==> inputs of run Z <==
==> flow/design.v (excerpt) <==
module axis_matmul2x2(
    input                       clk             ,
    input                       rst             ,
    input                       s_axis_tvalid   ,
    input     [31 : 0]          s_axis_tdata    ,
    input                       s_axis_tlast    ,
    output                      s_axis_tready   ,
    output                      m_axis_tvalid   ,
    output    [31 : 0]          m_axis_tdata    ,
    output                      m_axis_tlast    ,
    input                       m_axis_tready   
);
    wire [3:0]  io_in_a_0;
    wire [3:0]  io_in_a_1;
    wire [3:0]  io_in_b_0;
    wire [3:0]  io_in_b_1;
    wire [15:0] io_out_c_0;
    wire [15:0] io_out_c_1;
    assign io_in_a_0 = s_axis_tdata[00+:4];
    assign io_in_a_1 = s_axis_tdata[08+:4];
    assign io_in_b_0 = s_axis_tdata[16+:4];
    assign io_in_b_1 = s_axis_tdata[24+:4];
    assign m_axis_tdata = {io_out_c_1,io_out_c_0};
    assign m_axis_tlast = m_axis_tvalid;
    top u_top(
        .clock        (clk              ),
        .reset        (rst              ),
        .io_in_valid  (s_axis_tvalid    ),
        .io_out_ready (s_axis_tready    ),
        .io_in_a_0    (io_in_a_0        ),
        .io_in_a_1    (io_in_a_1        ),
        .io_in_b_0    (io_in_b_0        ),
        .io_in_b_1    (io_in_b_1        ),
        .io_in_c_0    (16'b0            ),
        .io_in_c_1    (16'b0            ),
        .io_out_valid (m_axis_tvalid    ),
        .io_in_ready  (m_axis_tready    ),
        .io_out_c_0   (io_out_c_0       ),
        .io_out_c_1   (io_out_c_1       )
    );
endmodule
export LEC_CHECK = 0
export ABC_AREA = 0
export CAP_MARGIN = 20
export CELL_PAD_IN_SITES_DETAIL_PLACEMENT = 2
export CELL_PAD_IN_SITES_GLOBAL_PLACEMENT = 0
export CORE_ASPECT_RATIO = 1.29
export CORE_MARGIN = 5
export CORE_UTILIZATION = 52
export CTS_CLUSTER_DIAMETER = 22
export CTS_CLUSTER_SIZE = 22
export HOLD_SLACK_MARGIN = 0.07
export MIN_ROUTING_LAYER = met2
export PLACE_DENSITY = 0.47
export SLEW_MARGIN = 10
create_clock -name core_clock -period 10.0 [get_ports {clk}]
run.sh (not shown) runs the stock make flow with config.mk's settings and CLKGATE_MAP_FILE=.
==> inputs of run H, as changes to run Z <==
Settings changed: ABC_AREA 0 to 1, CELL_PAD_IN_SITES_DETAIL_PLACEMENT 2 to unset, CELL_PAD_IN_SITES_GLOBAL_PLACEMENT 0 to unset, CORE_ASPECT_RATIO 1.29 to unset, CORE_MARGIN 5 to 2, CORE_UTILIZATION 52 to 56, CTS_CLUSTER_DIAMETER 22 to unset, CTS_CLUSTER_SIZE 22 to 100, HOLD_SLACK_MARGIN 0.07 to unset, MIN_ROUTING_LAYER met2 to unset, PLACE_DENSITY 0.47 to unset, SLEW_MARGIN 10 to 20.
==> flow/constraint.sdc (replaced) <==
create_clock -name core_clock -period 5.53 [get_ports {clk}]
set_input_delay 1.1060 -clock core_clock [delete_from_list [all_inputs] [get_ports {clk}]]
set_output_delay 1.1060 -clock core_clock [all_outputs]
set_load 0.01 [all_outputs]
==> inputs of run D, as changes to run Z <==
Settings changed: CELL_PAD_IN_SITES_DETAIL_PLACEMENT 2 to unset, CELL_PAD_IN_SITES_GLOBAL_PLACEMENT 0 to 3, CORE_MARGIN 5 to 7, CTS_CLUSTER_DIAMETER 22 to 57, MIN_ROUTING_LAYER met2 to unset.
==> results <==
Run D never finished: it broke off in 3_1_place_gp_skip_io with GPL-0301. Run H ran to the end with violations: setup timing. Run Z aborted during 4_1_cts with DPL-0033. Area after synthesis is the same in run Z and run D. Synthesized cell count: run H is higher than run Z (14%). Die size: run D > run Z > run H.

---

==> ember: inputs <==
axis_matmul2x2 again, from the RTL that the note above started with.
## axis_matmul2x2
module axis_matmul2x2(
    input                       clk             ,
    input                       rst             ,
    input                       s_axis_tvalid   ,
    input     [31 : 0]          s_axis_tdata    ,
    input                       s_axis_tlast    ,
    output                      s_axis_tready   ,
    output                      m_axis_tvalid   ,
    output    [31 : 0]          m_axis_tdata    ,
    output                      m_axis_tlast    ,
    input                       m_axis_tready   
);
    wire [3:0]  io_in_a_0;
    wire [3:0]  io_in_a_1;
    wire [3:0]  io_in_b_0;
    wire [3:0]  io_in_b_1;
    wire [15:0] io_out_c_0;
    wire [15:0] io_out_c_1;
    assign io_in_a_0 = s_axis_tdata[00+:4];
    assign io_in_a_1 = s_axis_tdata[08+:4];
    assign io_in_b_0 = s_axis_tdata[16+:4];
    assign io_in_b_1 = s_axis_tdata[24+:4];
    assign m_axis_tdata = {io_out_c_1,io_out_c_0};
    assign m_axis_tlast = m_axis_tvalid;
    top u_top(
        .clock        (clk              ),
        .reset        (rst              ),
        .io_in_valid  (s_axis_tvalid    ),
        .io_out_ready (s_axis_tready    ),
        .io_in_a_0    (io_in_a_0        ),
        .io_in_a_1    (io_in_a_1        ),
        .io_in_b_0    (io_in_b_0        ),
        .io_in_b_1    (io_in_b_1        ),
        .io_in_c_0    (16'b0            ),
        .io_in_c_1    (16'b0            ),
        .io_out_valid (m_axis_tvalid    ),
        .io_in_ready  (m_axis_tready    ),
        .io_out_c_0   (io_out_c_0       ),
        .io_out_c_1   (io_out_c_1       )
    );
endmodule
clock: 10.7 ns
lec_check: 0
cap_margin: 5
cell_pad_in_sites_detail_placement: 2
cell_pad_in_sites_global_placement: 1
core_margin: 2
core_utilization: 27
cts_cluster_diameter: 307
gpl_routability_driven: 1
hold_slack_margin: 0.25
max_routing_layer: met4
min_routing_layer: met2
place_density_lb_addon: 0.24
slew_margin: 0
tns_end_percent: 95
==> inputs of garnet, as changes to ember <==
Settings changed: CAP_MARGIN 5 to 20, CELL_PAD_IN_SITES_DETAIL_PLACEMENT 2 to not set, CELL_PAD_IN_SITES_GLOBAL_PLACEMENT 1 to not set, CORE_UTILIZATION 27 to 64, CTS_CLUSTER_DIAMETER 307 to not set, GPL_ROUTABILITY_DRIVEN 1 to not set, HOLD_SLACK_MARGIN 0.25 to not set, MAX_ROUTING_LAYER met4 to not set, MIN_ROUTING_LAYER met2 to not set, PLACE_DENSITY_LB_ADDON 0.24 to not set, SETUP_SLACK_MARGIN set to 1.48, SLEW_MARGIN 0 to 20, TNS_END_PERCENT 95 to not set.
==> flow/constraint.sdc (replaced) <==
create_clock -name core_clock -period 5.51 [get_ports {clk}]
set_input_delay 1.1020 -clock core_clock [delete_from_list [all_inputs] [get_ports {clk}]]
set_output_delay 1.1020 -clock core_clock [all_outputs]
set_load 0.01 [all_outputs]
==> changes_impl.md <==
### Changed

* GR Layer Usage met1 at 0
* Run status: finished clean
* Portion of the layout cell area used by clock cells at 0.0697
* Seq pwr at 1290 uW
* Slew headroom at 0.124
* FMAX at approximately 140 MHz
-- figures above: ember

==> changes_impl.md <==
### Changed

* GR Layer Usage met1 at 0.308
* Reg area at 0.00578 mm2
* # setup viols final at 14
* Run status: complete, but fails checks
* Final WS setup at -0.882 ns
* SO Faults: negative setup slack
* FMAX at 156 MHz
* CP Capture Point: u_top.sa.sa_1_1.c_reg[15]$_SDFF_PP0_
* Seq pwr at 2500 uW
-- figures above: garnet


---

==> trial 7: inputs <==
axis_matmul2x2 again, from the RTL that the note above started with.
clock: 4.8 ns
lec_check: 0
abc_area: 1
cap_margin: 20
core_margin: 2
core_utilization: 68
cts_cluster_size: 17
slew_margin: 20
==> build 31: changes against trial 7 <==
ABC_AREA = default   (was 1)
CORE_UTILIZATION = 58   (was 68)
CTS_CLUSTER_SIZE = default   (was 17)
==> flow/constraint.sdc (replaced) <==
create_clock -name core_clock -period 4.11 [get_ports {clk}]
set_input_delay 0.8220 -clock core_clock [delete_from_list [all_inputs] [get_ports {clk}]]
set_output_delay 0.8220 -clock core_clock [all_outputs]
set_load 0.01 [all_outputs]
==> run summary <==
flow finished, numbers: yosys stat chip area=0.0140 mm^2, M1 WL=12.7 mm, Final HPWL DP=19.0 mm, flop share of the area=35.1%, Via density=5.08, Final #Nets=1677, Post-Synth AOI/OAI Area=6.49%, fill cell count=1862, outcome=complete, but fails checks, final setup fails=30, Final WS setup=-2290 ps, Final GP Congestion=0.792, share of the synthesized area in the top cell type=41.3%, reg-to-reg slack, setup=-2290 ps, inverters=122, Failing Checks=setup timing
The numbers above come from build 31.

==> run summary <==
flow finished, numbers: outcome=complete, but fails checks, Failing Checks=setup timing, final setup fails=24, Final WS setup=-1660 ps, yosys stat chip area=0.0136 mm^2, Final #Nets=1870, Final GP Congestion=0.868, fill cell count=1323, share of the synthesized area in the top cell type=42.3%, Post-Synth AOI/OAI Area=13.3%
The numbers above come from trial 7.


---

==> fjord: inputs <==
Starting RTL as in the previous note.
make LEC_CHECK=0 ABC_AREA=1 CAP_MARGIN=20 CORE_MARGIN=2 CORE_UTILIZATION=72 CTS_CLUSTER_DIAMETER=209 PLACE_DENSITY_LB_ADDON=0.08 SETUP_SLACK_MARGIN=1.34 SLEW_MARGIN=20 finish   # period 4.53 ns
==> delta (differences from fjord) <==
==> flow/config.mk (replaced) <==
export PLATFORM = sky130hd
export DESIGN_NAME = axis_matmul2x2
export DESIGN_NICKNAME = axis_matmul2x2
export VERILOG_FILES = /design/flow/design.v
export SDC_FILE = /design/flow/constraint.sdc
export NUM_CORES = 4
export LEC_CHECK = 0
export CAP_MARGIN = 20
export CORE_MARGIN = 2
export CORE_UTILIZATION = 41
export SLEW_MARGIN = 20
==> flow/constraint.sdc (replaced) <==
create_clock -name core_clock -period 7.16 [get_ports {clk}]
set_input_delay 1.4320 -clock core_clock [delete_from_list [all_inputs] [get_ports {clk}]]
set_output_delay 1.4320 -clock core_clock [all_outputs]
set_load 0.01 [all_outputs]
==> juniper (differences from fjord) <==
--- a/flow/config.mk
+++ b/flow/config.mk
@@ -7,3 +7,2 @@
 export LEC_CHECK = 0
-export ABC_AREA = 1
 export CAP_MARGIN = 20
@@ -11,5 +10,2 @@
 export CORE_UTILIZATION = 72
-export CTS_CLUSTER_DIAMETER = 209
-export PLACE_DENSITY_LB_ADDON = 0.08
-export SETUP_SLACK_MARGIN = 1.34
 export SLEW_MARGIN = 20
==> flow/constraint.sdc (replaced) <==
create_clock -name core_clock -period 9.59 [get_ports {clk}]
set_input_delay 1.9180 -clock core_clock [delete_from_list [all_inputs] [get_ports {clk}]]
set_output_delay 1.9180 -clock core_clock [all_outputs]
set_load 0.01 [all_outputs]
==> qor summary <==
| metric | fjord | delta | juniper |
|---|---|---|---|
| Run status | failed layout checks | finished clean | finished clean |
| Violated checks | setup timing | - | - |
| Switching power total | 1.89 mW | 1.26 mW | 948 uW |
| Non-Clock Inverter Count | 268 | 122 | 122 |
| Tap cells | 234 | 448 | 260 |
| DPL Wire Length | 19700 um | 17800 um | 17500 um |
| Synth cell types | 51 | 60 | 60 |
| Met3 GRT Util | 0.0469 | 0.0216 | 0.0379 |
| Adder share | 0.154 | 0.150 | 0.150 |
| Average cell area after synthesis | 8.27 um^2 | 9.64 um^2 | 9.64 um^2 |
| Worst Setup Slack, final | -2.19 ns | 0.247 ns | 2.30 ns |
| Fraction of the yosys area taken by sequential cells | 0.423 | 0.413 | 0.413 |
| Number of clock-tree buffers in the layout | 45 | 49 | 36 |
| DIE HEIGHT | 142 um | 189 um | 143 um |
| WP depth | 20 | 21 | 21 |
| Placed Cells incl. Taps | 1916 | 1896 | 1707 |
| Fin Hold WS | 0.452 ns | 0.457 ns | 0.455 ns |
| Endpoint of the worst hold path | u_top.outBuffer.data_queue_0.mem_0[7] | u_top.inBuffer_h.delay_count_1 | u_top.inBuffer_h.delay_count_1 |
| Pin count of the biggest net entering global routing | 133 | 157 | 102 |
| Post-cts gate resize count | 40 | 2 | 0 |
| Clk network pwr share | 0.373 | 0.353 | 0.371 |
| Setup violations, final | 25 | 0 | 0 |
| Number of signal-net buffers in the layout | 96 | 66 | 65 |
| Combinational Power | 1.26 mW | 885 uW | 673 uW |
| First-pass detailed-route iteration total | 6 | 4 | 4 |
| Filler Cell Count | 979 | 3199 | 1114 |
| Die outline area | 20100 um^2 | 35500 um^2 | 20500 um^2 |
Power and IR drop assume default switching activity.
